## flow/config.mk

```make
export PLATFORM = sky130hd
export DESIGN_NAME = AMBA_AXI_ram
export DESIGN_NICKNAME = AMBA_AXI_ram
export VERILOG_FILES = /design/flow/design.v
export SDC_FILE = /design/flow/constraint.sdc
export NUM_CORES = 4
export LEC_CHECK = 0
export CAP_MARGIN = 20
export CORE_MARGIN = 2
export CORE_UTILIZATION = 72
export CTS_CLUSTER_DIAMETER = 376
export CTS_CLUSTER_SIZE = 96
export PLACE_DENSITY = 0.38
export SLEW_MARGIN = 20
export TNS_END_PERCENT = 10
```

## flow/constraint.sdc

```tcl
create_clock -name core_clock -period 2.92 [get_ports {clk}]
set_input_delay 0.5840 -clock core_clock [delete_from_list [all_inputs] [get_ports {clk}]]
set_output_delay 0.5840 -clock core_clock [all_outputs]
set_load 0.01 [all_outputs]
```

## flow/design.v

```verilog
module AMBA_AXI_ram
#(
	parameter ID_WIDTH = 4,
	parameter ADDR_WIDTH = 8,
	parameter DATA_WIDTH = 16,
	parameter BRESP_WIDTH = 3,
	parameter WR_MEM_DELAY = 0,
	parameter RD_MEM_DELAY = 0
)
(
	clk,
	rst_n,
	s_axi_awvalid,
	s_axi_awready,
	s_axi_awid,
	s_axi_awaddr,
	s_axi_awlen,
	s_axi_awsize,
	s_axi_awburst, 							 
	s_axi_wvalid,
	s_axi_wready,
	s_axi_wdata,
	s_axi_wstrb, 
	s_axi_wlast,
	s_axi_bvalid,
	s_axi_bready,
	s_axi_bid,
	s_axi_bresp,
	s_axi_arvalid,
	s_axi_arready,
	s_axi_arid,
	s_axi_araddr,
	s_axi_arlen,
	s_axi_arsize,
	s_axi_arburst,
	s_axi_rvalid,
	s_axi_rready,
	s_axi_rid,
	s_axi_rdata,
	s_axi_rresp,
	s_axi_rlast
);
parameter STROBE_WIDTH = DATA_WIDTH/8;
parameter W_STATE_IDLE = 2'd0;
parameter W_STATE_BRUST = 2'd1;
parameter W_STATE_RESPON = 2'd2;
parameter R_STATE_IDLE = 1'd0;
parameter R_STATE_BRUST = 1'd1;
parameter MEM_ADDR_SIZE = ADDR_WIDTH - $clog2(STROBE_WIDTH);  
input 								clk, rst_n;
input 								s_axi_awvalid;
output reg 							s_axi_awready;
input [ID_WIDTH - 1 : 0] 			s_axi_awid;
input [ADDR_WIDTH - 1 : 0] 			s_axi_awaddr;
input [7:0] 						s_axi_awlen;
input [2:0] 						s_axi_awsize;
input [1:0] 						s_axi_awburst; 
input 								s_axi_wvalid;
output reg 							s_axi_wready;
input [DATA_WIDTH - 1 : 0] 			s_axi_wdata;
input [STROBE_WIDTH - 1 : 0]		s_axi_wstrb;
input 								s_axi_wlast;
output reg	 						s_axi_bvalid;
input 								s_axi_bready;
output [ID_WIDTH - 1 : 0] 			s_axi_bid;
output [BRESP_WIDTH - 1 : 0] 		s_axi_bresp;
input 								s_axi_arvalid;
output reg							s_axi_arready;
input [ID_WIDTH - 1 : 0] 			s_axi_arid;
input [ADDR_WIDTH - 1 : 0] 			s_axi_araddr;
input [7:0]							s_axi_arlen;
input [2:0]							s_axi_arsize;
input [1:0]							s_axi_arburst;
output reg							s_axi_rvalid;
input 								s_axi_rready;
output [ID_WIDTH - 1 : 0] 			s_axi_rid;
output reg [DATA_WIDTH - 1 : 0]		s_axi_rdata;
output [BRESP_WIDTH - 1 : 0]		s_axi_rresp;
output reg							s_axi_rlast;
integer i;
reg [1:0] W_state, W_next_state;  
reg R_state, R_next_state;
reg [DATA_WIDTH - 1 : 0] mem[(1 << MEM_ADDR_SIZE) - 1 : 0];  
reg [1+$clog2(WR_MEM_DELAY) : 0] wr_mem_delay_cnt;
reg [1+$clog2(RD_MEM_DELAY) : 0] rd_mem_delay_cnt;
wire wr_mem_done, rd_mem_done;
reg [ID_WIDTH - 1 : 0] 			s_axi_awid_reg;
reg [ADDR_WIDTH - 1 : 0] 		s_axi_awaddr_reg;
reg [2:0] 						s_axi_awsize_reg;
reg [1:0] 						s_axi_awburst_reg;
reg [7:0] wdata_index_cnt;
wire [MEM_ADDR_SIZE - 1 : 0] 	awaddr_mem, araddr_mem;
wire wr_data_hand_en, rd_data_hand_en;
reg [ID_WIDTH - 1 : 0] 			s_axi_arid_reg;
reg [ADDR_WIDTH - 1 : 0] 		s_axi_araddr_reg;
reg [2:0] 						s_axi_arsize_reg;
reg [1:0] 						s_axi_arburst_reg;
reg [7:0] rdata_index_cnt;
always@(*)begin
    case(W_state)
        W_STATE_IDLE:begin
			if(s_axi_awvalid && s_axi_awready)
				W_next_state = W_STATE_BRUST;
			else
				W_next_state = W_STATE_IDLE;
        end
        W_STATE_BRUST:begin
			if(wdata_index_cnt > 0 || ~wr_mem_done)
				W_next_state = W_STATE_BRUST;
			else
				W_next_state = W_STATE_RESPON;
        end
        W_STATE_RESPON:begin
            if(s_axi_bready)
				W_next_state = W_STATE_IDLE;
			else
				W_next_state = W_STATE_RESPON;
        end
		  default: W_next_state = W_STATE_IDLE;
    endcase
end
always@(posedge clk, negedge rst_n)begin
    if(~rst_n)begin
        W_state <= W_STATE_IDLE;
    end
    else begin
        W_state <= W_next_state;
    end
end
always@(posedge clk, negedge rst_n)begin
    if(~rst_n)begin
		  s_axi_awid_reg 	<= 0;
		  s_axi_awsize_reg	<= 0;
		  s_axi_awburst_reg	<= 0;
    end
    else begin
		if(W_state == W_STATE_IDLE & s_axi_awvalid & s_axi_awready)begin
			  s_axi_awid_reg 	<= s_axi_awid;
			  s_axi_awsize_reg	<= s_axi_awsize < ($clog2(STROBE_WIDTH)) ? s_axi_awsize : ($clog2(STROBE_WIDTH));
			  s_axi_awburst_reg	<= s_axi_awburst;
		end
    end
end
always@(posedge clk, negedge rst_n)begin
    if(~rst_n)begin
        wdata_index_cnt <= 0;
    end
    else begin
		if(W_state == W_STATE_IDLE && s_axi_awvalid && s_axi_awready)
			wdata_index_cnt <= s_axi_awlen;
		else if(wr_data_hand_en)
			wdata_index_cnt <= wdata_index_cnt - 1;
    end
end
always@(posedge clk, negedge rst_n)begin
    if(~rst_n)begin
        s_axi_awaddr_reg <= 0;
    end
    else begin
        if(W_state == W_STATE_IDLE && s_axi_awvalid && s_axi_awready)
			s_axi_awaddr_reg <= s_axi_awaddr;
		else if(wr_data_hand_en && wdata_index_cnt > 1 && s_axi_awburst_reg != 2'b00)
			s_axi_awaddr_reg <= s_axi_awaddr_reg + (1 << s_axi_awsize_reg);
    end
end
assign awaddr_mem = s_axi_awaddr_reg >> ($clog2(STROBE_WIDTH));
always@(posedge clk, negedge rst_n)begin
    if(~rst_n)begin
        s_axi_awready <= 0;
    end
    else begin
        if(W_state == W_STATE_IDLE)
			s_axi_awready <= 1;
		else
			s_axi_awready <= 0;
    end
end
assign wr_data_hand_en = (W_state == W_STATE_BRUST && s_axi_wready && s_axi_wvalid);
assign wr_mem_done = wr_mem_delay_cnt == WR_MEM_DELAY;
always@(posedge clk, negedge rst_n)begin
    if(~rst_n)begin
        s_axi_wready <= 0;
    end
    else begin
        if (W_state == W_STATE_IDLE && W_next_state == W_STATE_BRUST || W_state == W_STATE_BRUST && W_next_state != W_STATE_RESPON && wr_mem_done)
			s_axi_wready <= 1;
		else
			s_axi_wready <= 0;
    end
end
always@(posedge clk, negedge rst_n)begin
    if(~rst_n)begin
        wr_mem_delay_cnt <= 0;
    end
    else begin
		if(wr_mem_done)
			wr_mem_delay_cnt <= 0; 
		else if(wr_data_hand_en || W_state == W_STATE_BRUST && wr_mem_delay_cnt > 0)
        	wr_mem_delay_cnt <= wr_mem_delay_cnt + 1;
    end
end
always@(posedge clk, negedge rst_n)begin
    if(~rst_n)begin
        s_axi_bvalid <= 0;
    end
    else begin
        if (W_state != W_STATE_RESPON )
			s_axi_bvalid <= 0;
		else
			s_axi_bvalid <= 1;
    end
end
assign s_axi_bid = s_axi_awid_reg;
assign s_axi_bresp = {BRESP_WIDTH{1'b0}};
always@(*)begin
    case(R_state)
        R_STATE_IDLE:begin
			if(s_axi_arvalid && s_axi_arready)
				R_next_state = R_STATE_BRUST;
			else
				R_next_state = R_STATE_IDLE;
        end
        R_STATE_BRUST:begin
			if(rdata_index_cnt > 1 || ~rd_mem_done)
				R_next_state = R_STATE_BRUST;
			else
				R_next_state = R_STATE_IDLE;
        end
		default: R_next_state = R_STATE_IDLE;
    endcase
end
always@(posedge clk, negedge rst_n)begin
    if(~rst_n)begin
        R_state <= R_STATE_IDLE;
    end
    else begin
        R_state <= R_next_state;
    end
end
always@(posedge clk, negedge rst_n)begin
    if(~rst_n)begin
		  s_axi_arid_reg 	<= 0;
		  s_axi_arsize_reg	<= 0;
		  s_axi_arburst_reg	<= 0;
    end
    else begin
		if(R_state == R_STATE_IDLE & s_axi_arvalid & s_axi_arready)begin
			  s_axi_arid_reg 	<= s_axi_arid;
			  s_axi_arsize_reg	<= s_axi_arsize < ($clog2(STROBE_WIDTH)) ? s_axi_arsize : ($clog2(STROBE_WIDTH));
			  s_axi_arburst_reg	<= s_axi_arburst;
		end
    end
end
always@(posedge clk, negedge rst_n)begin
    if(~rst_n)begin
        rdata_index_cnt <= 0;
    end
    else begin
		if(R_state == R_STATE_IDLE && s_axi_arvalid && s_axi_arready)
			rdata_index_cnt <= s_axi_arlen;
		else if(rd_data_hand_en && rd_mem_done)
			rdata_index_cnt <= rdata_index_cnt - 1;
    end
end
always@(posedge clk, negedge rst_n)begin
    if(~rst_n)begin
        s_axi_araddr_reg <= 0;
    end
    else begin
        if(R_state == R_STATE_IDLE && s_axi_arvalid && s_axi_arready)
			s_axi_araddr_reg <= s_axi_araddr;
		else if(rd_data_hand_en && rd_mem_done && s_axi_arburst_reg != 2'b00)
			s_axi_araddr_reg <= s_axi_araddr_reg + (1 << s_axi_arsize_reg);
    end
end
assign araddr_mem = s_axi_araddr_reg >> ($clog2(STROBE_WIDTH));
always@(posedge clk, negedge rst_n)begin
    if(~rst_n)begin
        s_axi_arready <= 0;
    end
    else begin
        if(R_state == R_STATE_IDLE)
			s_axi_arready <= 1;
		else
			s_axi_arready <= 0;
    end
end
assign rd_data_hand_en = (R_state == R_STATE_BRUST && s_axi_rready);
assign rd_mem_done = rd_mem_delay_cnt == RD_MEM_DELAY;
always@(posedge clk, negedge rst_n)begin
    if(~rst_n)begin
        s_axi_rvalid <= 0;
    end
    else begin
        if (R_state == R_STATE_BRUST && rd_mem_done)
			s_axi_rvalid <= 1;
		else
			s_axi_rvalid <= 0;
    end
end
always@(posedge clk, negedge rst_n)begin
    if(~rst_n)begin
        rd_mem_delay_cnt <= 0;
    end
    else begin
		if(rd_mem_done)
			rd_mem_delay_cnt <= 0; 
		else if(rd_data_hand_en || R_state == R_STATE_BRUST && rd_mem_delay_cnt > 0)
        	rd_mem_delay_cnt <= rd_mem_delay_cnt + 1;
    end
end
assign s_axi_rid = s_axi_arid_reg;
assign s_axi_rresp = {BRESP_WIDTH{1'b0}};
always@(posedge clk, negedge rst_n)begin
    if(~rst_n)begin
        s_axi_rdata <= 0;
    end
    else begin
		if(rd_data_hand_en && rd_mem_done)
        	s_axi_rdata <= mem[araddr_mem];
    end
end
always@(posedge clk, negedge rst_n)begin
    if(~rst_n)begin
        s_axi_rlast <= 0;
    end
    else begin
		if(rdata_index_cnt == 1 && rd_mem_done)
        	s_axi_rlast <= 1;
		else
			s_axi_rlast <= 0;
    end
end
always@(posedge clk, negedge rst_n)begin
    if(~rst_n)begin
        for	(i=0; i<(1 << MEM_ADDR_SIZE);i=i+1)
			mem[i] <= 0;
    end
    else begin
        for(i=0; i<STROBE_WIDTH; i=i+1)begin
			if(wr_data_hand_en & s_axi_wstrb[i])
				mem[awaddr_mem][8*(i+1)-1 -: 8] <= s_axi_wdata[8*(i+1)-1 -: 8];
		end
    end
end
endmodule 
```

## flow/run.sh

```bash
#!/bin/bash
# the make line also repeats each setting of config.mk as NAME=value (left out here)
make -C /OpenROAD-flow-scripts/flow DESIGN_CONFIG=/design/flow/config.mk WORK_HOME=/design/flow/orfs CLKGATE_MAP_FILE= finish
```

==> results.tsv, run 1 <==
metric	value	unit
dominant register cell	sky130_fd_sc_hd__dfrtp_1	
first reported error	[ERROR GRT-0116] Global routing finished with congestion. Check the congestion regions in the DRC Viewer.	
multiplexer area fraction after synthesis	0.248	
half-perimeter wire length after detailed placement	343000	um
Async SR Flop Fraction	1.00	
count of input and output buffers	104	
cell area after synthesis	94800	sq um
number of top-level design ports	112	
clock tree sinks	2128	
CTS buffer count	26	
die area	135000	sq um
post-synthesis share of cell area spent on and-or and or-and gates	0.102	
xor/xnor cell area share of the yosys netlist	0.00176	
FP Core Util	0.723	
outcome	aborted with a tool error	
number of synthesized flops with an enable pin	0	
Seq share, synth	0.562	
number of cell rows	133	
Last stage	global routing	
YS chip area	94800	sq um
Synth top cell by count	sky130_fd_sc_hd__dfrtp_1	
worst-case clock buffer depth	3	
clock root buffer master	sky130_fd_sc_hd__clkbuf_16	
Yosys warning total	2	
synthesized area per cell	13.1	sq um
height of the die	367	um
number of H-tree branching levels	1	
Top area cell types	sky130_fd_sc_hd__dfrtp_1 56%, sky130_fd_sc_hd__mux2_2 25%, sky130_fd_sc_hd__a22oi_1 4.4%	
weighted congestion at the end of routability-driven global placement	1.24	
Synth area leader	sky130_fd_sc_hd__dfrtp_1	
worst setup slack after placement	-836	ps
Global Route Usage Sum	0.793	
Unique masters post-synth	82	
adder-cell share of the synthesized area	0.00346	
Simple-Gate Area Share	0.0567	
register bit count reported by yosys	2128	
Top logic family	multiplexers	
final global-route overflow total	626	
number of standard cells after synthesis	7223	
die x size	367	um
core outline area	131000	sq um
Synth top cells by count	2127 x sky130_fd_sc_hd__dfrtp_1, 2070 x sky130_fd_sc_hd__mux2_2, 554 x sky130_fd_sc_hd__a22oi_1	
fraction of synthesized cell area taken by the top area cell type	0.562	
cell count in the Yosys report	7223	
==> layer usage <==
metal  GRT overflow  track usage
met5              7        0.347
met2            316        0.926
met3             32        0.672
met1             10        0.824
met4            261        0.733
==> timing repair <==
item / CTS
buffers inserted: 80
hold buffers: 1
gates resized: 235
endpoints found under the setup margin: 17
cloned: 3
pin swaps: 51
hold endpoints to repair: 31
==> through the flow <==
step                      instances  instance area (sq um)  total power, uW  hold WS [ps]
after floorplan                7228                  94800            41400           288
after global placement         9971                 111000            51900           422
after detailed placement       9971                 111000            52700           421
after CTS                     10100                 113000            63300          89.8
==> run 2: changes to the inputs <==
Settings changed: CORE_ASPECT_RATIO from default to 0.87, CORE_UTILIZATION 72 to 58, CTS_CLUSTER_DIAMETER 376 to 69, CTS_CLUSTER_SIZE 96 to default, MAX_ROUTING_LAYER from default to met5, PLACE_DENSITY 0.38 to default, TNS_END_PERCENT 10 to 15.
Clock period 2.92 ns to 3.21 ns, I/O delays scaled along.
==> run 2 against run 1 <==
The layout now fails its checks (setup timing). Die size rose by 24%. Synthesized cell count did not move. Synthesized area did not move.
==> results.tsv, run 2 <==
metric	value	unit	change
hold depth	2		
count of nets left with antenna violations after detail routing	0		
data required time of the worst path	3960	ps	
number of cell rows	138		was 133
largest incremental delay on the critical path	440	ps	
nets@finish	8438		
die area	167000	sq um	was 135000 sq um
switching power of the nets	25000	uW	
Top area cell types	sky130_fd_sc_hd__dfrtp_1 56%, sky130_fd_sc_hd__mux2_2 25%, sky130_fd_sc_hd__a22oi_1 4.4%		unchanged
cell count along the critical path	12		
reported clock group power	25800	uW	
Max-cap violations	0		
Async SR Flop Fraction	1.00		unchanged
portion of the clock cycle consumed by the worst path in the final layout	1.07		
multiplexer area fraction after synthesis	0.248		unchanged
Peak supply drop	0.615	mV	
clock root buffer master	sky130_fd_sc_hd__clkbuf_16		unchanged
achievable frequency	292	MHz	
number of synthesized flops with an enable pin	0		unchanged
routed length on met1	173000	um	
adder-cell share of the synthesized area	0.00346		unchanged
xor/xnor cell area share of the yosys netlist	0.00176		unchanged
cell area after synthesis	94800	sq um	unchanged
count of input and output buffers	104		unchanged
data arrival at the endpoint of the critical path	4170	ps	
number of top-level design ports	112		unchanged
clock tree sinks	2128		unchanged
Unique masters post-synth	82		unchanged
synthesized area per cell	13.1	sq um	unchanged
vias in the first global route	77100		
final instance count without filler cells	10700		
Rel. slew slack	0.236		
final worst clock skew	30.5	ps	
CTS buffer count	209		was 26
total length of routed met3 wires	108000	um	
RSZ-0062 raised after global routing	yes		
Sequential Power Share	0.417		
dominant register cell	sky130_fd_sc_hd__dfrtp_1		unchanged
largest delay contributor family on the critical path	simple AND/OR/NAND/NOR gates		
wire length of the first global-routing pass	662000	um	
slack of the worst reg-to-reg path	-210	ps	
YS chip area	94800	sq um	unchanged
cell count in the Yosys report	7223		unchanged
drc violations	0		
first element of the critical path	s_axi_araddr_reg[2]		
Violated Checks	setup timing		
RR Startpoint	s_axi_araddr_reg[2]		
crit-path max FO	13		
number of pins with negative max-slew slack in the final report	0		
transition at the pin with the smallest max-transition slack	1150	ps	
Seq share, synth	0.562		unchanged
Simple-Gate Area Share	0.0567		unchanged
crit path kind	reg2reg		
Sum Neg Setup Slack	-2190	ps	
worst reg2reg path depth	12		
DRC marker count from the first detailed-route iteration	16300		
routed vias	83300		
weighted congestion at the end of routability-driven global placement	1.14		was 1.24
cell with the largest stage delay on the worst path	sky130_fd_sc_hd__a32oi_1		
critical hold path startpoint	s_axi_wdata[10]		
kind of launch point of the worst setup path	register		
height of the die	381	um	was 367 um
standard cell area after detailed placement	109000	sq um	was 111000 sq um
FP Core Util	0.583		was 0.723
Synth top cells by count	2127 x sky130_fd_sc_hd__dfrtp_1, 2070 x sky130_fd_sc_hd__mux2_2, 554 x sky130_fd_sc_hd__a22oi_1		unchanged
sequential power	31400	uW	
Log Warnings	43		
crit-path most repeated cell	sky130_fd_sc_hd__buf_4		
routed wire length	501000	um	
register bit count reported by yosys	2128		unchanged
number of standard cells after synthesis	7223		unchanged
comb pwr	18200	uW	
Post-Layout Inst Area	117000	sq um	
Final Hold Fails	0		
power per standard cell area	643	nW/um^2	
worst path setup slack after routing	-210	ps	
Setup crit end	s_axi_rdata[15]		
initial antenna violation count	65		
count of final setup violators	16		
Synth top cell by count	sky130_fd_sc_hd__dfrtp_1		unchanged
Global Route Usage Sum	0.592		
TritonCTS clock tree	yes		
number of H-tree branching levels	4		was 1
final global-route overflow total	0		
fraction of synthesized cell area taken by the top area cell type	0.562		unchanged
half-perimeter wire length after detailed placement	362000	um	was 343000 um
wire length on met2	179000	um	
wire length per cell after detailed routing	46.7	um	
clock-pin transition on the worst setup and hold timing paths	60	ps	
destination of the worst register-to-register timing path	s_axi_rdata[15]		
Placed Instances	10200		was 9971
pin count of the biggest net entering global routing	134		
outcome	complete, but fails checks		was aborted with a tool error
Int Power	50500	uW	
buffer and inverter count on the worst path	5		
die x size	437	um	was 367 um
core outline area	162000	sq um	was 131000 sq um
sort of element at the end of the critical path	register		
Largest Pwr Group	registers		
worst-case clock buffer depth	3		unchanged
Switching Share	0.331		
uppermost layer routed	met5		
cell leakage power	0.0574	uW	
clock share of power	0.342		
iteration count of the initial detailed-routing pass	10		
worst hold path endpoint	mem[85][10]		
insertion delay at the late pin of the worst-skew pair	880	ps	
power share of the combinational group	0.242		
type of the tightest min-delay check	in2reg		
Area Growth Syn to Fin	23.9	%	
final period demand of the worst path	3420	ps	
cells along the critical path	buf_4 > buf_4 > or4b_2 > buf_12 > nor2_2 > buf_4 > buf_4 > a32oi_1 > nand4_1 > nor2_2 > nand4_1 > o32a_1		
Top logic family	multiplexers		unchanged
Vias/cell	7.76		
post-synthesis share of cell area spent on and-or and or-and gates	0.102		unchanged
Yosys warning total	2		unchanged
Synth area leader	sky130_fd_sc_hd__dfrtp_1		unchanged
-- run 2: layout make-up --
type / count / area [sq um]
flip-flops and latches: 2128 / 53300
fillers: 11200 / 45100
multi-input cells: 4523 / 40200
repair buffers: 1451 / 13900
clock buffers: 322 / 6340
well taps: 2170 / 2720
clock inverters: 58 / 712
diodes: 54 / 135
inverters: 24 / 90.1
-- run 2: metrics by stage --
step           hold WS, ps  total power [uW]  worst slack, ps  utilization
5_1_grt               75.5             76000            -90.8        0.722
2_1_floorplan          346             37700              528            -
3_5_place_dp           423             47800             -441        0.670
3_3_place_gp           420             47400            -1590        0.670
4_1_cts               40.7             73400            -40.5        0.718
6_report              55.0             75400             -210        0.722
-- run 2: timing repair --
| item | 4_1_cts | 5_1_grt |
|---|---|---|
| buffers inserted | 26 | 26 |
| setup endpoints to repair | 16 | 17 |
| endpoints found under the hold margin | 40 | 0 |
| gates cloned | 1 | 0 |
| gates resized | 84 | 96 |
| pin swaps | 18 | 42 |
| hold buffers | 1 | 0 |
-- run 2: per-layer routing --
metal,global-route usage,vias to the layer above
met2,0.707,9034
met4,0.332,92
li1,-,29600
met5,0.113,-
met1,0.729,42300
met3,0.461,2308
==> run 3: changes to the inputs <==
Settings changed: CORE_ASPECT_RATIO 0.87 to default, CORE_UTILIZATION 58 to 40, CTS_CLUSTER_DIAMETER 69 to default, MAX_ROUTING_LAYER met5 to default, TNS_END_PERCENT 15 to default.
Clock period 3.21 ns to 9.1 ns, I/O delays scaled along.
==> run 3 against run 2 <==
The run now finishes clean. Register-to-register slack improved by 3200 ps. Final cell count fell by 0.58%. Synthesized cell count did not move. Sequential share of layout area increased by 4.0 points. Flip-flop count did not move. Critical path depth down 2. Sequential power fell by 65%. Non-clock buffer count decreased by 1051. Critical path type unchanged. Critical endpoint is now s_axi_rdata[14]. Highest routed layer unchanged.
==> results.tsv, run 3 <==
metric	value	unit	change
achievable frequency	163	MHz	was 292 MHz
wire length per cell after detailed routing	44.8	um	was 46.7 um
final global-route overflow total	0		unchanged
Resized Gates After CTS	0		was 84
Synth top cell by count	sky130_fd_sc_hd__dfrtp_1		unchanged
worst path setup slack after routing	2970	ps	was -210 ps
transition at the pin with the smallest max-transition slack	1360	ps	was 1150 ps
number of pins with negative max-slew slack in the final report	0		unchanged
Final Hold Fails	0		unchanged
number of cell rows	178		was 138
reported clock group power	9280	uW	was 25800 uW
cell leakage power	0.0515	uW	was 0.0574 uW
Top logic family	multiplexers		unchanged
multiplexer area fraction after synthesis	0.248		unchanged
clock root buffer master	sky130_fd_sc_hd__clkbuf_16		unchanged
routed wire length	477000	um	was 501000 um
data required time of the worst path	9960	ps	was 3960 ps
RSZ-0062 raised after global routing	no		was yes
cell count in the Yosys report	7223		unchanged
Seq share, synth	0.562		unchanged
TritonCTS clock tree	yes		unchanged
cells along the critical path	buf_4 > nand3_2 > buf_4 > nor2_1 > buf_4 > a22oi_1 > nand4_1 > nor3_1 > nand3_1 > o32a_1		was buf_4 > buf_4 > or4b_2 > buf_12 > nor2_2 > buf_4 > buf_4 > a32oi_1 > nand4_1 > nor2_2 > nand4_1 > o32a_1
crit-path max FO	35		was 13
final period demand of the worst path	6130	ps	was 3420 ps
crit-path most repeated cell	sky130_fd_sc_hd__buf_4		unchanged
xor/xnor cell area share of the yosys netlist	0.00176		unchanged
adder-cell share of the synthesized area	0.00346		unchanged
Peak supply drop	0.193	mV	was 0.615 mV
crit path kind	reg2reg		unchanged
Largest Pwr Group	registers		unchanged
critical hold path startpoint	W_state[0]		was s_axi_wdata[10]
Sum Neg Setup Slack	0	ps	was -2190 ps
slack of the worst reg-to-reg path	2970	ps	was -210 ps
count of final setup violators	0		was 16
clock share of power	0.365		was 0.342
Max-cap violations	0		unchanged
count of nets left with antenna violations after detail routing	0		unchanged
sort of element at the end of the critical path	register		unchanged
register bit count reported by yosys	2128		unchanged
final worst clock skew	46.3	ps	was 30.5 ps
sequential power	11100	uW	was 31400 uW
vias in the first global route	70700		was 77100
initial antenna violation count	50		was 65
buffer and inverter count on the worst path	3		was 5
hold depth	0		was 2
largest incremental delay on the critical path	1170	ps	was 440 ps
DRC marker count from the first detailed-route iteration	12800		was 16300
first element of the critical path	s_axi_araddr_reg[7]		was s_axi_araddr_reg[2]
worst reg2reg path depth	10		was 12
Global Route Usage Sum	0.388		was 0.592
worst setup slack after placement	3500	ps	was -441 ps
Async SR Flop Fraction	1.00		unchanged
comb pwr	5030	uW	was 18200 uW
Area Growth Syn to Fin	13.8	%	was 23.9%
weighted congestion at the end of routability-driven global placement	1.04		was 1.14
core outline area	235000	sq um	was 162000 sq um
half-perimeter wire length after detailed placement	312000	um	was 362000 um
number of standard cells after synthesis	7223		unchanged
CTS buffer count	217		was 209
clock-pin transition on the worst setup and hold timing paths	70	ps	was 60 ps
type of the tightest min-delay check	reg2reg		was in2reg
Simple-Gate Area Share	0.0567		unchanged
Synth area leader	sky130_fd_sc_hd__dfrtp_1		unchanged
clock tree sinks	2128		unchanged
Int Power	17000	uW	was 50500 uW
RR Startpoint	s_axi_araddr_reg[7]		was s_axi_araddr_reg[2]
worst-case clock buffer depth	3		unchanged
die area	241000	sq um	was 167000 sq um
YS chip area	94800	sq um	unchanged
insertion delay at the late pin of the worst-skew pair	940	ps	was 880 ps
Synth top cells by count	2127 x sky130_fd_sc_hd__dfrtp_1, 2070 x sky130_fd_sc_hd__mux2_2, 554 x sky130_fd_sc_hd__a22oi_1		unchanged
fraction of synthesized cell area taken by the top area cell type	0.562		unchanged
drc violations	0		unchanged
power share of the combinational group	0.198		was 0.242
outcome	complete, no violations		was complete, but fails checks
pin count of the biggest net entering global routing	178		was 134
Sequential Power Share	0.438		was 0.417
height of the die	491	um	was 381 um
Switching Share	0.331		about the same
synthesized area per cell	13.1	sq um	unchanged
portion of the clock cycle consumed by the worst path in the final layout	0.673		was 1.07
number of setup buffers added after CTS	0		was 26
die x size	491	um	was 437 um
power per standard cell area	236	nW/um^2	was 643 nW/um^2
largest delay contributor family on the critical path	simple AND/OR/NAND/NOR gates		unchanged
cell area after synthesis	94800	sq um	unchanged
Vias/cell	7.08		was 7.76
Log Warnings	79		was 43
destination of the worst register-to-register timing path	s_axi_rdata[14]		was s_axi_rdata[15]
wire length of the first global-routing pass	634000	um	was 662000 um
number of synthesized flops with an enable pin	0		unchanged
cell with the largest stage delay on the worst path	sky130_fd_sc_hd__dfrtp_2		was sky130_fd_sc_hd__a32oi_1
switching power of the nets	8410	uW	was 25000 uW
Unique masters post-synth	82		unchanged
nets@finish	7395		was 8438
number of top-level design ports	112		unchanged
kind of launch point of the worst setup path	register		unchanged
hold bufs inserted after CTS	0		was 1
count of input and output buffers	104		unchanged
Top area cell types	sky130_fd_sc_hd__dfrtp_1 56%, sky130_fd_sc_hd__mux2_2 25%, sky130_fd_sc_hd__a22oi_1 4.4%		unchanged
dominant register cell	sky130_fd_sc_hd__dfrtp_1		unchanged
routed vias	75600		was 83300
Setup crit end	s_axi_rdata[14]		was s_axi_rdata[15]
worst hold path endpoint	s_axi_awready		was mem[85][10]
number of H-tree branching levels	4		unchanged
post-synthesis share of cell area spent on and-or and or-and gates	0.102		unchanged
data arrival at the endpoint of the critical path	6990	ps	was 4170 ps
cell count along the critical path	10		was 12
FP Core Util	0.403		was 0.583
iteration count of the initial detailed-routing pass	10		unchanged
Yosys warning total	2		unchanged
Rel. slew slack	0.0902		was 0.236
[run 3: metal layers]
layer	vias up	GRT usage	part of all wire
met3	2118	0.164	0.14
li1	27500	-	-
met4	36	0.334	0.11
met5	-	0.00794	0.00094
met2	6560	0.527	0.40
met1	39400	0.469	0.35
[run 3: cell type report]
type | count | area (sq um)
multi-input cells | 4523 | 39600
clock buffers | 339 | 6590
well taps | 3150 | 3940
clock inverters | 60 | 668
repair buffers | 400 | 3590
inverters | 24 | 90.1
diodes | 44 | 110
fillers | 21200 | 128000
flip-flops and latches | 2128 | 53300
[run 3: through the flow]
stage	instance area (sq um)	power (uW)	hold slack [ps]	util	instances
final	108000	25400	431	0.458	10700
after global routing	108000	25800	439	0.458	10600
after CTS	107000	25100	430	0.457	10600
after detailed placement	100000	16000	421	0.426	10200
after global placement	100000	15800	421	0.425	10200
after floorplan	94800	13300	410	-	7228
==> run 4: changes to the inputs <==
Settings changed: CORE_UTILIZATION 40 to 65, CTS_CLUSTER_SIZE from default to 57, SETUP_SLACK_MARGIN from default to -0.35.
Clock period 9.1 ns to 3.5 ns, I/O delays scaled along.
==> run 4 against run 3 <==
Now fails the layout checks on setup timing. Combinational power went up to 3.0 times the previous value. Critical path depth stayed put. Total power went up to 2.7 times the previous value. Flip-flop count stayed put. Clock power went up to 2.6 times the previous value. First-iteration DRC count is 36% higher. Synthesized cell count stayed put. Maximum frequency is 50% higher. Final cell count is 4.8% lower. Non-clock buffer count is 664 higher. Count of clock-buffer cells in the layout is 16 lower. Synthesized area stayed put. Critical endpoint is now s_axi_rdata[13].
==> results.tsv, run 4 <==
metric	value	unit	change
outcome	complete, but fails checks		was complete, no violations
Violated Checks	setup timing		
destination of the worst register-to-register timing path	s_axi_rdata[13]		was s_axi_rdata[14]
achievable frequency	245	MHz	was 163 MHz
initial antenna violation count	79		was 50
CTS buffer count	212		was 217
cell count along the critical path	10		unchanged
hold depth	2		was 0
Peak supply drop	0.546	mV	was 0.193 mV
insertion delay at the late pin of the worst-skew pair	930	ps	was 940 ps
wire length of the first global-routing pass	682000	um	was 634000 um
number of top-level design ports	112		unchanged
Max-cap violations	0		unchanged
number of pins with negative max-slew slack in the final report	0		unchanged
pin count of the biggest net entering global routing	140		was 178
RR Startpoint	s_axi_araddr_reg[2]		was s_axi_araddr_reg[7]
Largest Pwr Group	registers		unchanged
sequential power	29000	uW	was 11100 uW
kind of launch point of the worst setup path	register		unchanged
Top area cell types	sky130_fd_sc_hd__dfrtp_1 56%, sky130_fd_sc_hd__mux2_2 25%, sky130_fd_sc_hd__a22oi_1 4.4%		unchanged
crit path kind	reg2reg		unchanged
comb pwr	15000	uW	was 5030 uW
die x size	386	um	was 491 um
count of nets left with antenna violations after detail routing	0		unchanged
Synth top cell by count	sky130_fd_sc_hd__dfrtp_1		unchanged
crit-path max FO	27		was 35
cell count in the Yosys report	7223		unchanged
post-synthesis share of cell area spent on and-or and or-and gates	0.102		unchanged
core outline area	145000	sq um	was 235000 sq um
sort of element at the end of the critical path	register		unchanged
cells along the critical path	nand4_1 > buf_4 > nor2_1 > buf_4 > a32oi_1 > nand4_1 > nor4_1 > and4_1 > buf_4 > a41oi_1		was buf_4 > nand3_2 > buf_4 > nor2_1 > buf_4 > a22oi_1 > nand4_1 > nor3_1 > nand3_1 > o32a_1
routed vias	84600		was 75600
first element of the critical path	s_axi_araddr_reg[2]		was s_axi_araddr_reg[7]
transition at the pin with the smallest max-transition slack	1320	ps	was 1360 ps
worst-case clock buffer depth	3		unchanged
synthesized area per cell	13.1	sq um	unchanged
Sum Neg Setup Slack	-4540	ps	was 0 ps
Switching Share	0.335		was 0.331
Synth top cells by count	2127 x sky130_fd_sc_hd__dfrtp_1, 2070 x sky130_fd_sc_hd__mux2_2, 554 x sky130_fd_sc_hd__a22oi_1		unchanged
FP Core Util	0.653		was 0.403
final global-route overflow total	0		unchanged
Async SR Flop Fraction	1.00		unchanged
vias in the first global route	79500		was 70700
Vias/cell	8.33		was 7.08
nets@finish	8054		was 7395
number of cell rows	140		was 178
dominant register cell	sky130_fd_sc_hd__dfrtp_1		unchanged
type of the tightest min-delay check	in2reg		was reg2reg
reported clock group power	24200	uW	was 9280 uW
clock tree sinks	2128		unchanged
register bit count reported by yosys	2128		unchanged
clock share of power	0.354		was 0.365
YS chip area	94800	sq um	unchanged
clock-pin transition on the worst setup and hold timing paths	70	ps	about the same
portion of the clock cycle consumed by the worst path in the final layout	1.16		was 0.673
cell area after synthesis	94800	sq um	unchanged
final period demand of the worst path	4080	ps	was 6130 ps
Synth area leader	sky130_fd_sc_hd__dfrtp_1		unchanged
Rel. slew slack	0.118		was 0.0902
critical hold path startpoint	s_axi_wdata[12]		was W_state[0]
switching power of the nets	22800	uW	was 8410 uW
xor/xnor cell area share of the yosys netlist	0.00176		unchanged
number of H-tree branching levels	4		unchanged
Final Hold Fails	0		unchanged
die area	149000	sq um	was 241000 sq um
buffer and inverter count on the worst path	3		unchanged
clock root buffer master	sky130_fd_sc_hd__clkbuf_16		unchanged
fraction of synthesized cell area taken by the top area cell type	0.562		unchanged
number of synthesized flops with an enable pin	0		unchanged
Unique masters post-synth	82		unchanged
count of final setup violators	16		was 0
Area Growth Syn to Fin	19.0	%	was 13.8%
TritonCTS clock tree	yes		unchanged
Int Power	45400	uW	was 17000 uW
largest delay contributor family on the critical path	simple AND/OR/NAND/NOR gates		unchanged
Sequential Power Share	0.426		was 0.438
height of the die	386	um	was 491 um
Log Warnings	56		was 79
worst reg2reg path depth	10		unchanged
cell leakage power	0.0550	uW	was 0.0515 uW
Yosys warning total	2		unchanged
drc violations	0		unchanged
sum of internal, switching and leakage power	68200	uW	was 25400 uW
wire length per cell after detailed routing	49.1	um	was 44.8 um
adder-cell share of the synthesized area	0.00346		unchanged
power share of the combinational group	0.220		was 0.198
data required time of the worst path	4270	ps	was 9960 ps
Global Route Usage Sum	0.683		was 0.388
worst hold path endpoint	mem[17][12]		was s_axi_awready
multiplexer area fraction after synthesis	0.248		unchanged
Top logic family	multiplexers		unchanged
number of standard cells after synthesis	7223		unchanged
routed wire length	499000	um	was 477000 um
final worst clock skew	51.0	ps	was 46.3 ps
power per standard cell area	604	nW/um^2	was 236 nW/um^2
iteration count of the initial detailed-routing pass	17		was 10
cell with the largest stage delay on the worst path	sky130_fd_sc_hd__nor4_1		was sky130_fd_sc_hd__dfrtp_2
Setup crit end	s_axi_rdata[13]		was s_axi_rdata[14]
crit-path most repeated cell	sky130_fd_sc_hd__buf_4		unchanged
weighted congestion at the end of routability-driven global placement	1.15		was 1.04
worst path setup slack after routing	-576	ps	was 2970 ps
count of input and output buffers	104		unchanged
half-perimeter wire length after detailed placement	341000	um	was 312000 um
Simple-Gate Area Share	0.0567		unchanged
largest incremental delay on the critical path	890	ps	was 1170 ps
Seq share, synth	0.562		unchanged
data arrival at the endpoint of the critical path	4850	ps	was 6990 ps
slack of the worst reg-to-reg path	-580	ps	was 2970 ps
DRC marker count from the first detailed-route iteration	17500		was 12800
==> run 4: metal layers <==
metal / track usage / routed length, um / vias to the layer above
li1: - / - / 28800
met1: 0.703 / 146000 / 41400
met2: 0.855 / 187000 / 10200
met3: 0.504 / 90900 / 4213
met4: 0.673 / 72700 / 59
met5: 0.150 / 1970 / -
==> run 4: metrics by stage <==
stage                     std cells  hold slack (ps)  worst slack [ps]  utilization  cell area, sq um
final                         10200              256              -576        0.777            113000
after detailed placement       9652              424              -500        0.724            105000
after global placement         9651              418              -880        0.724            105000
after CTS                     10000              249              -308        0.775            112000
after floorplan                7228              404               818            -             94800
after global routing          10100              250              -385        0.775            113000
==> run 4: layout make-up <==
type / instances / area (sq um)
multi-input cells: 4523 / 39500
inverters: 24 / 90.1
clock inverters: 71 / 1000
flip-flops and latches: 2128 / 53300
repair buffers: 1064 / 10000
fillers: 8967 / 32400
clock buffers: 323 / 6280
well taps: 1917 / 2400
diodes: 111 / 278
==> run 4: what timing repair did <==
action | in CTS | in global routing
pin swaps | 0 | 1
hold endpoints to repair | 43 | 0
resized | 1 | 4
hold buffers | 1 | 0
endpoints found under the setup margin | 1 | 4
setup buffers | 0 | 0
==> run 5: changes to the inputs <==
Settings changed: ABC_AREA from default to 1, CAP_MARGIN 20 to 0, CORE_ASPECT_RATIO from default to 0.87, CORE_UTILIZATION 65 to 70, CTS_CLUSTER_DIAMETER from default to 92, CTS_CLUSTER_SIZE 57 to 20, MAX_ROUTING_LAYER from default to met5, SETUP_SLACK_MARGIN -0.35 to default, TNS_END_PERCENT from default to 15.
Clock period 3.5 ns to 3.36 ns, I/O delays scaled along.
==> run 5 against run 4 <==
Still fails the layout checks on setup timing. Cell area is 8.9% lower. Sequential share of layout area up 4.6 points. Non-clock buffer count is 605 lower. Clock power is about 40% lower. Synthesized area grew 0.83%. Total power shrank 14%. Worst setup slack improved by 530 ps. First-iteration DRC count is 36% lower. Combinational power shrank 17%. Global-route usage fell by 26 points. Largest power group unchanged.
==> results.tsv, run 5 <==
metric	value	unit	change
count of nets left with antenna violations after detail routing	0		unchanged
core outline area	136000	sq um	was 145000 sq um
multiplexer area fraction after synthesis	0		was 0.248
largest delay contributor family on the critical path	simple AND/OR/NAND/NOR gates		unchanged
crit-path most repeated cell	sky130_fd_sc_hd__nand2_1		was sky130_fd_sc_hd__buf_4
reported clock group power	14600	uW	was 24200 uW
drc violations	0		unchanged
data arrival at the endpoint of the critical path	4060	ps	was 4850 ps
adder-cell share of the synthesized area	0.00343		was 0.00346
sequential power	31700	uW	was 29000 uW
final global-route overflow total	0		unchanged
Max-cap violations	0		unchanged
kind of launch point of the worst setup path	register		unchanged
critical hold path startpoint	s_axi_awid[3]		was s_axi_wdata[12]
cell leakage power	0.0512	uW	was 0.0550 uW
power share of the combinational group	0.211		was 0.220
Unique masters post-synth	36		was 82
height of the die	349	um	was 386 um
switching power of the nets	19300	uW	was 22800 uW
wire length of the first global-routing pass	452000	um	was 682000 um
first element of the critical path	s_axi_araddr_reg[2]		unchanged
initial antenna violation count	17		was 79
Largest Pwr Group	registers		unchanged
Top area cell types	sky130_fd_sc_hd__dfrtp_1 56%, sky130_fd_sc_hd__nand2_1 19%, sky130_fd_sc_hd__o21ai_0 11%		was sky130_fd_sc_hd__dfrtp_1 56%, sky130_fd_sc_hd__mux2_2 25%, sky130_fd_sc_hd__a22oi_1 4.4%
Log Warnings	39		was 56
TritonCTS clock tree	yes		unchanged
DRC marker count from the first detailed-route iteration	11200		was 17500
Setup crit end	s_axi_rdata[10]		was s_axi_rdata[13]
outcome	complete, but fails checks		unchanged
Placed Instances	13600		was 9652
largest incremental delay on the critical path	490	ps	was 890 ps
crit path kind	reg2reg		unchanged
cell area after synthesis	95600	sq um	was 94800 sq um
achievable frequency	294	MHz	was 245 MHz
RR Startpoint	s_axi_araddr_reg[2]		unchanged
Violated Checks	setup timing		unchanged
count of input and output buffers	104		unchanged
Rel. slew slack	0.205		was 0.118
number of synthesized flops with an enable pin	0		unchanged
fraction of synthesized cell area taken by the top area cell type	0.557		was 0.562
Switching Share	0.329		was 0.335
wire length per cell after detailed routing	21.4	um	was 49.1 um
FP Core Util	0.705		was 0.653
cell count in the Yosys report	12100		was 7223
dominant register cell	sky130_fd_sc_hd__dfrtp_1		unchanged
Simple-Gate Area Share	0.285		was 0.0567
routed wire length	294000	um	was 499000 um
synthesized area per cell	7.88	sq um	was 13.1 sq um
clock share of power	0.248		was 0.354
hold depth	3		was 2
Synth top cell by count	sky130_fd_sc_hd__nand2_1		was sky130_fd_sc_hd__dfrtp_1
final period demand of the worst path	3400	ps	was 4080 ps
Async SR Flop Fraction	1.00		unchanged
worst-case clock buffer depth	3		unchanged
Synth top cells by count	4761 x sky130_fd_sc_hd__nand2_1, 2127 x sky130_fd_sc_hd__dfrtp_1, 2090 x sky130_fd_sc_hd__o21ai_0		was 2127 x sky130_fd_sc_hd__dfrtp_1, 2070 x sky130_fd_sc_hd__mux2_2, 554 x sky130_fd_sc_hd__a22oi_1
Peak supply drop	0.732	mV	was 0.546 mV
cell count along the critical path	15		was 10
number of setup buffers added after CTS	0		unchanged
CTS buffer count	116		was 212
xor/xnor cell area share of the yosys netlist	0.000916		was 0.00176
Area Growth Syn to Fin	7.53	%	was 19.0%
sum of internal, switching and leakage power	58600	uW	was 68200 uW
Final Hold Fails	0		unchanged
routed vias	84500		was 84600
transition at the pin with the smallest max-transition slack	1190	ps	was 1320 ps
die area	140000	sq um	was 149000 sq um
number of top-level design ports	112		unchanged
worst path setup slack after routing	-44.1	ps	was -576 ps
destination of the worst register-to-register timing path	s_axi_rdata[10]		was s_axi_rdata[13]
cells along the critical path	inv_1 > nand2_2 > buf_4 > nor2_4 > buf_12 > nand3_1 > nand2_1 > nor2_1 > nand2_1 > nor2_1 > nand2_1 > nor2_1 > nand3_1 > nand2_1 > nand2_1		was nand4_1 > buf_4 > nor2_1 > buf_4 > a32oi_1 > nand4_1 > nor4_1 > and4_1 > buf_4 > a41oi_1
Synth area leader	sky130_fd_sc_hd__dfrtp_1		unchanged
cell with the largest stage delay on the worst path	sky130_fd_sc_hd__dfrtp_1		was sky130_fd_sc_hd__nor4_1
Sequential Power Share	0.541		was 0.426
Yosys warning total	2		unchanged
Top logic family	simple AND/OR/NAND/NOR gates		was multiplexers
comb pwr	12400	uW	was 15000 uW
number of pins with negative max-slew slack in the final report	0		unchanged
register bit count reported by yosys	2128		unchanged
Seq share, synth	0.557		was 0.562
slack of the worst reg-to-reg path	-40	ps	was -580 ps
clock-pin transition on the worst setup and hold timing paths	100	ps	was 70 ps
clock root buffer master	sky130_fd_sc_hd__clkbuf_16		unchanged
pin count of the biggest net entering global routing	116		was 140
portion of the clock cycle consumed by the worst path in the final layout	1.01		was 1.16
sort of element at the end of the critical path	register		unchanged
crit-path max FO	58		was 27
clock tree sinks	2128		unchanged
vias in the first global route	77900		was 79500
number of standard cells after synthesis	12100		was 7223
half-perimeter wire length after detailed placement	193000	um	was 341000 um
data required time of the worst path	4020	ps	was 4270 ps
type of the tightest min-delay check	in2reg		unchanged
final instance count without filler cells	13700		was 10200
number of H-tree branching levels	3		was 4
YS chip area	95600	sq um	was 94800 sq um
final worst clock skew	28.4	ps	was 51.0 ps
worst reg2reg path depth	15		was 10
worst hold path endpoint	s_axi_awid_reg[3]		was mem[17][12]
count of final setup violators	2		was 16
Vias/cell	6.16		was 8.33
Int Power	39300	uW	was 45400 uW
weighted congestion at the end of routability-driven global placement	0.960		was 1.15
power per standard cell area	571	nW/um^2	was 604 nW/um^2
nets@finish	12000		was 8054
die x size	400	um	was 386 um
iteration count of the initial detailed-routing pass	6		was 17
RSZ-0062 raised after global routing	no		
number of cell rows	126		was 140
insertion delay at the late pin of the worst-skew pair	780	ps	was 930 ps
post-synthesis share of cell area spent on and-or and or-and gates	0.114		was 0.102
buffer and inverter count on the worst path	3		unchanged
Global Route Usage Sum	0.422		was 0.683
[run 5: what timing repair did]
| item | in CTS | in global routing |
|---|---|---|
| resized | 0 | 17 |
| setup endpoints to repair | 0 | 14 |
| hold buffers | 1 | 0 |
| hold endpoints to repair | 4 | 0 |
[run 5: routing by layer]
metal	global-route usage	routed length, um
met3	0.108	36000
met1	0.598	114000
met2	0.609	126000
met4	0.206	17300
met5	0	72
[run 5: area by class of cell]
type | instances | area [sq um]
fill | 10200 | 32800
multi-input combinational | 9053 | 38800
tap | 1792 | 2240
timing repair buffer | 459 | 4820
sequential | 2128 | 53300
inverter | 130 | 566
clock buffer | 131 | 3020
clock inverter | 2 | 25.0
antenna | 13 | 32.5
[run 5: per-stage QoR]
step	setup TNS, ps	utilization	cell area [sq um]	hold WS, ps	setup WS (ps)
2_1_floorplan	0	-	95600	376	1290
3_3_place_gp	0	0.734	99500	421	1.28
3_5_place_dp	0	0.734	99500	430	140
4_1_cts	0	0.757	103000	400	119
5_1_grt	0	0.758	103000	430	10.5
6_report	-56.9	0.758	103000	430	-44.1
==> run 6: changes to the inputs <==
Settings changed: ABC_AREA 1 to default, CAP_MARGIN 0 to 20, CORE_ASPECT_RATIO 0.87 to default, CORE_UTILIZATION 70 to 40, CTS_CLUSTER_DIAMETER 92 to default, CTS_CLUSTER_SIZE 20 to default, MAX_ROUTING_LAYER met5 to default, SETUP_SLACK_MARGIN from default to 1.43, TNS_END_PERCENT 15 to default.
Clock period 3.36 ns to 5.19 ns, I/O delays scaled along.
==> run 6 against run 5 <==
Fails layout checks on capacitance limit, slew limit. Sequential share of layout area decreased by 3.4 points. Worst setup slack improved by 1200 ps. Via count decreased by 11%. Register-to-register slack improved by 1200 ps. Clock power increased by about 10%. Cell area increased by 7.2%. Sequential power decreased by 38%. Non-clock buffer count increased by 145. Critical path type unchanged. Largest cell class unchanged.
==> results.tsv, run 6 <==
metric	value	unit	change
wire length on met2	207000	um	was 126000 um
Seq share, synth	0.562		was 0.557
Switching Share	0.334		was 0.329
Sum Neg Setup Slack	0	ps	was -56.9 ps
outcome	complete, but fails checks		unchanged
TritonCTS clock tree	yes		unchanged
routed wire length	511000	um	was 294000 um
FP Core Util	0.403		was 0.705
Int Power	30500	uW	was 39300 uW
wire length of the first global-routing pass	669000	um	was 452000 um
crit path kind	reg2reg		unchanged
Async SR Flop Fraction	1.00		unchanged
number of cell rows	178		was 126
Synth top cells by count	2127 x sky130_fd_sc_hd__dfrtp_1, 2070 x sky130_fd_sc_hd__mux2_2, 554 x sky130_fd_sc_hd__a22oi_1		was 4761 x sky130_fd_sc_hd__nand2_1, 2127 x sky130_fd_sc_hd__dfrtp_1, 2090 x sky130_fd_sc_hd__o21ai_0
Unique masters post-synth	82		was 36
fillcell total	21200		was 10200
Max-cap violations	1		was 0
clock tree sinks	2128		unchanged
synthesized area per cell	13.1	sq um	was 7.88 sq um
final cell utilization of the core	0.468		was 0.758
number of synthesized flops with an enable pin	0		unchanged
worst reg2reg path depth	8		was 15
clock root buffer master	sky130_fd_sc_hd__clkbuf_16		unchanged
count of input and output buffers	104		unchanged
power share of the combinational group	0.214		was 0.211
core outline area	235000	sq um	was 136000 sq um
reported clock group power	16500	uW	was 14600 uW
area of the multi-input gates	39800	sq um	was 38800 sq um
Vias/cell	6.95		was 6.16
dominant register cell	sky130_fd_sc_hd__dfrtp_1		unchanged
weighted congestion at the end of routability-driven global placement	1.03		was 0.960
slack of the worst reg-to-reg path	1180	ps	was -40 ps
register bit count reported by yosys	2128		unchanged
count of final setup violators	0		was 2
Violated Checks	capacitance limit, slew limit		was setup timing
CTS buffer count	222		was 116
kind of launch point of the worst setup path	register		unchanged
Rel. slew slack	-0.161		was 0.205
Global Route Usage Sum	0.413		was 0.422
destination of the worst register-to-register timing path	s_axi_rdata[13]		was s_axi_rdata[10]
uppermost layer routed	met5		unchanged
cell with the largest stage delay on the worst path	sky130_fd_sc_hd__a32oi_1		was sky130_fd_sc_hd__dfrtp_1
cell leakage power	0.0527	uW	was 0.0512 uW
pin count of the biggest net entering global routing	150		was 116
number of pins with negative max-slew slack in the final report	11		was 0
Yosys warning total	2		unchanged
Largest Pwr Group	registers		unchanged
clock share of power	0.360		was 0.248
sort of element at the end of the critical path	register		unchanged
cell count in the Yosys report	7223		was 12100
Setup crit end	s_axi_rdata[13]		was s_axi_rdata[10]
buffer and inverter count on the worst path	1		was 3
initial antenna violation count	36		was 17
sequential power	19500	uW	was 31700 uW
insertion delay at the late pin of the worst-skew pair	930	ps	was 780 ps
achievable frequency	249	MHz	was 294 MHz
transition at the pin with the smallest max-transition slack	1740	ps	was 1190 ps
Sequential Area	53300	sq um	about the same
crit-path max FO	24		was 58
Sequential Power Share	0.425		was 0.541
die x size	491	um	was 400 um
Final Hold Fails	0		unchanged
Simple-Gate Area Share	0.0567		was 0.285
data required time of the worst path	5960	ps	was 4020 ps
fraction of synthesized cell area taken by the top area cell type	0.562		was 0.557
Top logic family	multiplexers		was simple AND/OR/NAND/NOR gates
iteration count of the initial detailed-routing pass	8		was 6
worst-case clock buffer depth	3		unchanged
largest delay contributor family on the critical path	simple AND/OR/NAND/NOR gates		unchanged
wire length per cell after detailed routing	47.0	um	was 21.4 um
die area	241000	sq um	was 140000 sq um
routed length on met1	181000	um	was 114000 um
final global-route overflow total	0		unchanged
drc violations	0		unchanged
final period demand of the worst path	4010	ps	was 3400 ps
number of top-level design ports	112		unchanged
data arrival at the endpoint of the critical path	4790	ps	was 4060 ps
cell count along the critical path	8		was 15
YS chip area	94800	sq um	was 95600 sq um
comb pwr	9820	uW	was 12400 uW
Synth area leader	sky130_fd_sc_hd__dfrtp_1		unchanged
height of the die	491	um	was 349 um
RR Startpoint	s_axi_araddr_reg[5]		was s_axi_araddr_reg[2]
clock-pin transition on the worst setup and hold timing paths	60	ps	was 100 ps
total length of routed met3 wires	63700	um	was 36000 um
cell area after synthesis	94800	sq um	was 95600 sq um
DRC marker count from the first detailed-route iteration	11100		was 11200
Synth top cell by count	sky130_fd_sc_hd__dfrtp_1		was sky130_fd_sc_hd__nand2_1
Log Warnings	71		was 39
Peak supply drop	0.404	mV	was 0.732 mV
post-synthesis share of cell area spent on and-or and or-and gates	0.102		was 0.114
first element of the critical path	s_axi_araddr_reg[5]		was s_axi_araddr_reg[2]
largest incremental delay on the critical path	720	ps	was 490 ps
Area Growth Syn to Fin	16.2	%	was 7.53%
routed vias	75500		was 84500
vias in the first global route	72300		was 77900
final worst clock skew	35.8	ps	was 28.4 ps
half-perimeter wire length after detailed placement	344000	um	was 193000 um
Top area cell types	sky130_fd_sc_hd__dfrtp_1 56%, sky130_fd_sc_hd__mux2_2 25%, sky130_fd_sc_hd__a22oi_1 4.4%		was sky130_fd_sc_hd__dfrtp_1 56%, sky130_fd_sc_hd__nand2_1 19%, sky130_fd_sc_hd__o21ai_0 11%
power per standard cell area	416	nW/um^2	was 571 nW/um^2
multiplexer area fraction after synthesis	0.248		was 0
number of standard cells after synthesis	7223		was 12100
number of H-tree branching levels	4		was 3
cells along the critical path	or3b_2 > buf_4 > nor2_4 > a32oi_1 > nand4_1 > nor4_1 > and4_1 > a41oi_1		was inv_1 > nand2_2 > buf_4 > nor2_4 > buf_12 > nand3_1 > nand2_1 > nor2_1 > nand2_1 > nor2_1 > nand2_1 > nor2_1 > nand3_1 > nand2_1 > nand2_1
nets@finish	7609		was 12000
RSZ-0062 raised after global routing	yes		was no
portion of the clock cycle consumed by the worst path in the final layout	0.774		was 1.01
switching power of the nets	15300	uW	was 19300 uW
count of nets left with antenna violations after detail routing	0		unchanged
xor/xnor cell area share of the yosys netlist	0.00176		was 0.000916
adder-cell share of the synthesized area	0.00346		was 0.00343
type of the tightest min-delay check	in2async		was in2reg
-- run 6: layout make-up --
cell class                      instances  area share
Timing Repair Buffer                  604      0.0510
Multi-Input combinational cell       4528       0.361
Inverter                               24    0.000829
Clock inverter                         56     0.00548
Sequential cell                      2128       0.484
Clock buffer                          350      0.0616
Antenna cell                           28    0.000636
Tap cell                             3150      0.0358
-- run 6: timing repair --
action                                  CTS  global route
setup buffers                            15            13
hold buffers                              0             0
pin swaps                                 8             7
gates resized                            38            16
cloned                                    3             3
endpoints found under the setup margin   16            15
-- run 6: metrics by stage --
step                      power (uW)  hold WS (ps)  area, sq um  instances  worst slack [ps]
after floorplan                23300           410        94800       7228              2260
after global placement         28300           420       102000      10400               116
after detailed placement       28500           424       102000      10400               956
after CTS                      45000           143       110000      10800              1400
after global routing           46500           104       110000      10800              1340
final                          45800          24.2       110000      10900              1180
-- run 6: routing by layer --
layer | GRT usage | up-vias
met4 | 0.373 | 22
met1 | 0.503 | 39700
met3 | 0.140 | 1995
li1 | - | 27900
met5 | 0 | -
met2 | 0.577 | 5905
==> run 7: changes to the inputs <==
Settings changed: CORE_UTILIZATION 40 to 61, SETUP_SLACK_MARGIN 1.43 to default, TNS_END_PERCENT from default to 10.
Clock period 5.19 ns to 3.45 ns, I/O delays scaled along.
==> run 7 against run 6 <==
Critical path depth rose by 3. Via count rose by 8.2%. Count of clock-buffer cells in the layout fell by 30. Sequential share of layout area fell by 1.6 points. Largest cell class unchanged. Worst setup slack got worse by 1400 ps. The layout fails its checks (setup timing). Critical endpoint unchanged. Critical path type unchanged. Wire length fell by 3.3%.
==> results.tsv, run 7 <==
metric	value	unit	change
height of the die	398	um	was 491 um
number of H-tree branching levels	4		unchanged
core outline area	154000	sq um	was 235000 sq um
DRC marker count from the first detailed-route iteration	15300		was 11100
crit-path max FO	17		was 24
wire length of the first global-routing pass	665000	um	was 669000 um
crit path kind	reg2reg		unchanged
power share of the combinational group	0.225		was 0.214
final worst clock skew	48.2	ps	was 35.8 ps
synthesized area per cell	13.1	sq um	unchanged
Synth top cell by count	sky130_fd_sc_hd__dfrtp_1		unchanged
count of final setup violators	8		was 0
worst reg2reg path depth	11		was 8
dominant register cell	sky130_fd_sc_hd__dfrtp_1		unchanged
xor/xnor cell area share of the yosys netlist	0.00176		unchanged
data required time of the worst path	4210	ps	was 5960 ps
sequential power	29300	uW	was 19500 uW
final period demand of the worst path	3670	ps	was 4010 ps
destination of the worst register-to-register timing path	s_axi_rdata[13]		unchanged
die area	159000	sq um	was 241000 sq um
cell count along the critical path	11		was 8
clock root buffer master	sky130_fd_sc_hd__clkbuf_16		unchanged
Simple-Gate Area Share	0.0567		unchanged
YS chip area	94800	sq um	unchanged
Final Hold Fails	0		unchanged
achievable frequency	273	MHz	was 249 MHz
nets@finish	8138		was 7609
reported clock group power	24300	uW	was 16500 uW
vias in the first global route	77800		was 72300
clock-pin transition on the worst setup and hold timing paths	60	ps	about the same
Int Power	46200	uW	was 30500 uW
cell leakage power	0.0555	uW	was 0.0527 uW
Top logic family	multiplexers		unchanged
worst path setup slack after routing	-219	ps	was 1180 ps
count of input and output buffers	104		unchanged
Placed Instances	9859		was 10400
worst-case clock buffer depth	3		unchanged
critical hold path startpoint	s_axi_wdata[11]		
kind of launch point of the worst setup path	register		unchanged
adder-cell share of the synthesized area	0.00346		unchanged
weighted congestion at the end of routability-driven global placement	1.13		was 1.03
number of top-level design ports	112		unchanged
count of nets left with antenna violations after detail routing	0		unchanged
iteration count of the initial detailed-routing pass	10		was 8
register bit count reported by yosys	2128		unchanged
RSZ-0062 raised after global routing	yes		unchanged
cell with the largest stage delay on the worst path	sky130_fd_sc_hd__dfrtp_4		was sky130_fd_sc_hd__a32oi_1
clock tree sinks	2128		unchanged
Switching Share	0.332		was 0.334
power per standard cell area	607	nW/um^2	was 416 nW/um^2
Top area cell types	sky130_fd_sc_hd__dfrtp_1 56%, sky130_fd_sc_hd__mux2_2 25%, sky130_fd_sc_hd__a22oi_1 4.4%		unchanged
largest incremental delay on the critical path	570	ps	was 720 ps
half-perimeter wire length after detailed placement	345000	um	was 344000 um
Yosys warning total	2		unchanged
final instance count without filler cells	10300		was 10900
comb pwr	15500	uW	was 9820 uW
cell count in the Yosys report	7223		unchanged
transition at the pin with the smallest max-transition slack	1430	ps	was 1740 ps
multiplexer area fraction after synthesis	0.248		unchanged
routed wire length	494000	um	was 511000 um
cell area after synthesis	94800	sq um	unchanged
Seq share, synth	0.562		unchanged
largest delay contributor family on the critical path	simple AND/OR/NAND/NOR gates		unchanged
outcome	complete, but fails checks		unchanged
Area Growth Syn to Fin	20.2	%	was 16.2%
Setup crit end	s_axi_rdata[13]		unchanged
number of standard cells after synthesis	7223		unchanged
CTS buffer count	213		was 222
first element of the critical path	s_axi_araddr_reg[3]		was s_axi_araddr_reg[5]
final global-route overflow total	0		unchanged
buffer and inverter count on the worst path	4		was 1
Violated Checks	setup timing		was capacitance limit, slew limit
wire length per cell after detailed routing	47.9	um	was 47.0 um
pin count of the biggest net entering global routing	151		was 150
fraction of synthesized cell area taken by the top area cell type	0.562		unchanged
FP Core Util	0.615		was 0.403
Synth area leader	sky130_fd_sc_hd__dfrtp_1		unchanged
Global Route Usage Sum	0.625		was 0.413
switching power of the nets	23000	uW	was 15300 uW
Unique masters post-synth	82		unchanged
worst setup slack after placement	-297	ps	was 956 ps
Sequential Power Share	0.424		was 0.425
cells along the critical path	buf_4 > nand4b_1 > buf_12 > nor2_1 > buf_4 > a22oi_1 > nand2_1 > nor4_2 > buf_4 > and4_4 > a41oi_1		was or3b_2 > buf_4 > nor2_4 > a32oi_1 > nand4_1 > nor4_1 > and4_1 > a41oi_1
Log Warnings	82		was 71
standard cell area after detailed placement	106000	sq um	was 102000 sq um
sort of element at the end of the critical path	register		unchanged
Synth top cells by count	2127 x sky130_fd_sc_hd__dfrtp_1, 2070 x sky130_fd_sc_hd__mux2_2, 554 x sky130_fd_sc_hd__a22oi_1		unchanged
data arrival at the endpoint of the critical path	4430	ps	was 4790 ps
TritonCTS clock tree	yes		unchanged
type of the tightest min-delay check	in2reg		was in2async
die x size	398	um	was 491 um
routed vias	81700		was 75500
insertion delay at the late pin of the worst-skew pair	900	ps	was 930 ps
Vias/cell	7.92		was 6.95
Peak supply drop	0.561	mV	was 0.404 mV
initial antenna violation count	52		was 36
post-synthesis share of cell area spent on and-or and or-and gates	0.102		unchanged
number of pins with negative max-slew slack in the final report	0		was 11
number of cell rows	144		was 178
number of synthesized flops with an enable pin	0		unchanged
slack of the worst reg-to-reg path	-220	ps	was 1180 ps
Max-cap violations	0		was 1
drc violations	0		unchanged
hold depth	2		
clock share of power	0.351		was 0.360
RR Startpoint	s_axi_araddr_reg[3]		was s_axi_araddr_reg[5]
Post-Layout Inst Area	114000	sq um	was 110000 sq um
Rel. slew slack	0.0349		was -0.161
crit-path most repeated cell	sky130_fd_sc_hd__buf_4		
worst hold path endpoint	mem[68][11]		
Largest Pwr Group	registers		unchanged
portion of the clock cycle consumed by the worst path in the final layout	1.06		was 0.774
Async SR Flop Fraction	1.00		unchanged
run 7: metrics by stage:
step	hold slack [ps]	utilization	total power, uW	setup TNS (ps)
final	101	0.739	69100	-650
after floorplan	394	-	35100	0
after CTS	112	0.736	67300	-26.3
after detailed placement	425	0.689	43700	-423
after global routing	112	0.738	69700	-6.70
after global placement	416	0.689	43300	-682
run 7: layout make-up:
cell class / instances / area [sq um]
fill: 10300 / 40300
sequential: 2128 / 53300
clock buffer: 320 / 6270
antenna: 63 / 158
multi-input combinational: 4523 / 39600
clock inverter: 71 / 961
tap: 2044 / 2560
timing repair buffer: 1147 / 11000
inverter: 24 / 90.1
run 7: metal layers:
layer | up-vias | GRT usage | part of all wire
li1 | 29000 | - | -
met1 | 40500 | 0.684 | 0.30
met2 | 8764 | 0.814 | 0.38
met3 | 3396 | 0.364 | 0.17
met4 | 36 | 0.631 | 0.14
met5 | - | 0.0430 | 0.0018
run 7: timing repair:
item,in CTS,in global routing
setup buffers,0,2
endpoints found under the setup margin,3,13
gates resized,4,41
hold endpoints to repair,34,0
hold buffers,1,0
pin swaps,0,3
==> run 8: changes to the inputs <==
Settings changed: CORE_UTILIZATION 61 to 72, CTS_CLUSTER_DIAMETER from default to 373, CTS_CLUSTER_SIZE from default to 96, SETUP_SLACK_MARGIN from default to 0.56, TNS_END_PERCENT 10 to default.
Clock period 3.45 ns to 2.37 ns, I/O delays scaled along.
==> run 8 against run 7 <==
The run now fails in global routing. Die size is 15% lower. Synthesized area stayed put. Synthesized cell count stayed put.
==> results.tsv, run 8 <==
metric	value	unit	change
CTS buffer count	26		was 213
synthesized area per cell	13.1	sq um	unchanged
cell count in the Yosys report	7223		unchanged
Synth top cell by count	sky130_fd_sc_hd__dfrtp_1		unchanged
half-perimeter wire length after detailed placement	352000	um	was 345000 um
Unique masters post-synth	82		unchanged
worst-case clock buffer depth	3		unchanged
outcome	aborted with a tool error		was complete, but fails checks
weighted congestion at the end of routability-driven global placement	1.27		was 1.13
FP Core Util	0.723		was 0.615
first reported error	[ERROR GRT-0116] Global routing finished with congestion. Check the congestion regions in the DRC Viewer.		
Top logic family	multiplexers		unchanged
die area	135000	sq um	was 159000 sq um
multiplexer area fraction after synthesis	0.248		unchanged
xor/xnor cell area share of the yosys netlist	0.00176		unchanged
Placed Instances	10100		was 9859
count of input and output buffers	104		unchanged
Seq share, synth	0.562		unchanged
number of cell rows	133		was 144
YS chip area	94800	sq um	unchanged
final global-route overflow total	2641		
register bit count reported by yosys	2128		unchanged
number of top-level design ports	112		unchanged
clock root buffer master	sky130_fd_sc_hd__clkbuf_16		unchanged
Simple-Gate Area Share	0.0567		unchanged
adder-cell share of the synthesized area	0.00346		unchanged
Last stage	global routing		
dominant register cell	sky130_fd_sc_hd__dfrtp_1		unchanged
post-synthesis share of cell area spent on and-or and or-and gates	0.102		unchanged
Top area cell types	sky130_fd_sc_hd__dfrtp_1 56%, sky130_fd_sc_hd__mux2_2 25%, sky130_fd_sc_hd__a22oi_1 4.4%		unchanged
cell area after synthesis	94800	sq um	unchanged
die x size	367	um	was 398 um
Global Route Usage Sum	0.853		
Async SR Flop Fraction	1.00		unchanged
core outline area	131000	sq um	was 154000 sq um
Yosys warning total	2		unchanged
clock tree sinks	2128		unchanged
Synth top cells by count	2127 x sky130_fd_sc_hd__dfrtp_1, 2070 x sky130_fd_sc_hd__mux2_2, 554 x sky130_fd_sc_hd__a22oi_1		unchanged
number of synthesized flops with an enable pin	0		unchanged
Synth area leader	sky130_fd_sc_hd__dfrtp_1		unchanged
fraction of synthesized cell area taken by the top area cell type	0.562		unchanged
height of the die	367	um	was 398 um
number of standard cells after synthesis	7223		unchanged
number of H-tree branching levels	1		was 4
==> run 8: timing repair <==
item	CTS
pin swaps	112
setup endpoints to repair	2118
resized	641
buffers inserted	169
endpoints found under the hold margin	398
hold buffers	1
cloned	8
==> run 8: layer usage <==
layer / overflow / global-route usage
met4: 846 / 0.815
met1: 111 / 0.862
met2: 1500 / 0.985
met3: 148 / 0.736
met5: 36 / 0.515
==> run 8: per-stage QoR <==
step	cell area, sq um	worst slack (ps)	total power, uW
global placement	113000	-1200	65000
CTS	117000	-726	80000
detailed placement	113000	-1240	65900
floorplan	95900	-161	51700
Power and IR drop assume default switching activity.
